## quartz
==> flow/design.v <==
module FIR_low_pass_filter(
	input clk,
	input rst,
	input [7:0]FIR_IN,
	output reg [16:0]FIR_OUT
);
reg[7:0] delay_pipeline1;
reg[7:0] delay_pipeline2;
reg[7:0] delay_pipeline3;
reg[7:0] delay_pipeline4;
reg[7:0] delay_pipeline5;
reg[7:0] delay_pipeline6;
reg[7:0] delay_pipeline7;
reg[7:0] delay_pipeline8;
reg[7:0] delay_pipeline9;
wire[7:0] coeff1 = 8'd7;	 
wire[7:0] coeff2 = 8'd5;
wire[7:0] coeff3 = 8'd51;
wire[7:0] coeff4 = 8'd135;
wire[7:0] coeff5 = 8'd179;
wire[7:0] coeff6 = 8'd135;
wire[7:0] coeff7 = 8'd51;
wire[7:0] coeff8 = 8'd5;
wire[7:0] coeff9 = 8'd7;
reg signed [16:0] multi_data1 ; 
reg signed [16:0] multi_data2 ;
reg signed [16:0] multi_data3 ;
reg signed [16:0] multi_data4 ;
reg signed [16:0] multi_data5 ;
reg signed [16:0] multi_data6 ;
reg signed [16:0] multi_data7 ;
reg signed [16:0] multi_data8 ;
reg signed [16:0] multi_data9 ;
always@(posedge clk or negedge rst)
if(!rst)
begin
	delay_pipeline1 <= 8'b0 ;
	delay_pipeline2 <= 8'b0 ;
	delay_pipeline3 <= 8'b0 ;
	delay_pipeline4 <= 8'b0 ;
	delay_pipeline5 <= 8'b0 ;
	delay_pipeline6 <= 8'b0 ;
	delay_pipeline7 <= 8'b0 ;
	delay_pipeline8 <= 8'b0 ;
	delay_pipeline9 <= 8'b0 ;
end
else
begin
	delay_pipeline1 <= FIR_IN;
	delay_pipeline2 <= delay_pipeline1 ;
	delay_pipeline3 <= delay_pipeline2 ;
	delay_pipeline4 <= delay_pipeline3 ;
	delay_pipeline5 <= delay_pipeline4 ;
	delay_pipeline6 <= delay_pipeline5 ;
	delay_pipeline7 <= delay_pipeline6 ;
	delay_pipeline8 <= delay_pipeline7 ;
	delay_pipeline9 <= delay_pipeline8 ;
end
always@(posedge clk or negedge rst)  
	if(!rst)
		multi_data1 <= 17'b0 ;
	else
		multi_data1 <= delay_pipeline1*coeff1 ;
always@(posedge clk or negedge rst)  
	if(!rst)
		multi_data2 <= 17'b0 ;
	else
		multi_data2 <= delay_pipeline2*coeff2 ;
always@(posedge clk or negedge rst)  
	if(!rst)
		multi_data3 <= 17'b0 ;
	else
		multi_data3 <= delay_pipeline3*coeff3 ;
always@(posedge clk or negedge rst)  
	if(!rst)
		multi_data4 <= 17'b0 ;
	else
		multi_data4 <= delay_pipeline4*coeff4 ;
always@(posedge clk or negedge rst)  
	if(!rst)
		multi_data5 <= 17'b0 ;
	else
		multi_data5 <= delay_pipeline5*coeff5 ;
always@(posedge clk or negedge rst)  
	if(!rst)
		multi_data6 <= 17'b0 ;
	else
		multi_data6 <= delay_pipeline6*coeff6 ;
always@(posedge clk or negedge rst)  
	if(!rst)
		multi_data7 <= 17'b0 ;
	else
		multi_data7 <= delay_pipeline7*coeff7 ;
always@(posedge clk or negedge rst)  
	if(!rst)
		multi_data8 <= 17'b0 ;
	else
		multi_data8 <= delay_pipeline8*coeff8 ;
always@(posedge clk or negedge rst)  
	if(!rst)
		multi_data9 <= 17'b0 ;
	else
		multi_data9 <= delay_pipeline9*coeff9 ;
always@(posedge clk or negedge rst)
	if(!rst)
		FIR_OUT <= 16'b0 ;
	else
		FIR_OUT <= multi_data1 + multi_data2 + multi_data3 + multi_data4 +multi_data5 + multi_data6 + multi_data7 + multi_data8 + multi_data9 ;
endmodule
clock: 7.0 ns
lec_check: 0
abc_area: 0
cap_margin: 20
core_aspect_ratio: 0.5
core_margin: 2
core_utilization: 64
cts_cluster_diameter: 323
cts_cluster_size: 98
place_density: 0.41
setup_slack_margin: -0.69
slew_margin: 0
tns_end_percent: 35
run.sh (not shown) runs the stock make flow with config.mk's settings and CLKGATE_MAP_FILE=.
The inputs of willow differ from those of quartz as listed below.
- TNS_END_PERCENT: 35 -> unset
- CTS_CLUSTER_SIZE: 98 -> unset
- SETUP_SLACK_MARGIN: -0.69 -> unset
- CORE_UTILIZATION: 64 -> 40
- CORE_ASPECT_RATIO: 0.5 -> unset
- PLACE_DENSITY: 0.41 -> unset
- SLEW_MARGIN: 0 -> 20
- ABC_AREA: 0 -> unset
- CTS_CLUSTER_DIAMETER: 323 -> unset
willow against quartz: number of setup buffers added after CTS comparable, data required time of the worst path flat, count of non-filler cells in the finished layout now sits higher, number of clock sinks seen by CTS level.
## Diff of input files: cedar against willow
- CELL_PAD_IN_SITES_GLOBAL_PLACEMENT: unset -> 0
- SETUP_SLACK_MARGIN: unset -> 1.49
- CTS_CLUSTER_SIZE: unset -> 94
- GPL_TIMING_DRIVEN: unset -> 0
Notes after the runs:
- cedar | status: complete | timing, DRC, antenna: pass
- ~same final standard cell count with taps included and fillers excluded in willow and cedar
- The total non-filler cell area in the finished layout of willow and that of cedar are within noise of each other.
- In the metrics for willow and cedar, the one carrying the lower clock-buffer cell count is willow.
- Against willow as the reference, cedar delivers a lower number of filler cells placed in the layout.
- Any difference in multi-input gate share of the layout cell area between cedar and willow is small enough to ignore.
- Compared with willow, cedar shows violation count after the first detailed-routing iteration that has gone up by a few percent.
- Area added between synthesis and finish: willow vs cedar, no meaningful difference
- Against willow, cedar comes in 16 MHz lower on achievable frequency.
> inputs changed (cedar -> amber)
- clearing GPL_TIMING_DRIVEN, which used to be 0
- putting CTS_CLUSTER_DIAMETER at 331 where nothing was set
- clearing SETUP_SLACK_MARGIN, which used to be 1.49
- clearing CELL_PAD_IN_SITES_GLOBAL_PLACEMENT, which used to be 0
- swapping 94 for 95 in CTS_CLUSTER_SIZE
- putting PLACE_DENSITY at 0.42 where nothing was set
- putting TNS_END_PERCENT at 15 where nothing was set
- swapping 40 for 55 in CORE_UTILIZATION
Results
Timing, DRC, antenna: 0 failures across cedar and amber. cedar -> amber: final non-filler cell area decreased slightly. On final critical-path required period: between cedar and amber, it ends up lower for amber. In amber relative to cedar, routed wire length on met2 had gone up by a few percent. cedar → amber: tally of unique sky130hd cells used after synthesis has remained practically unchanged; chip footprint fell by about 27%.
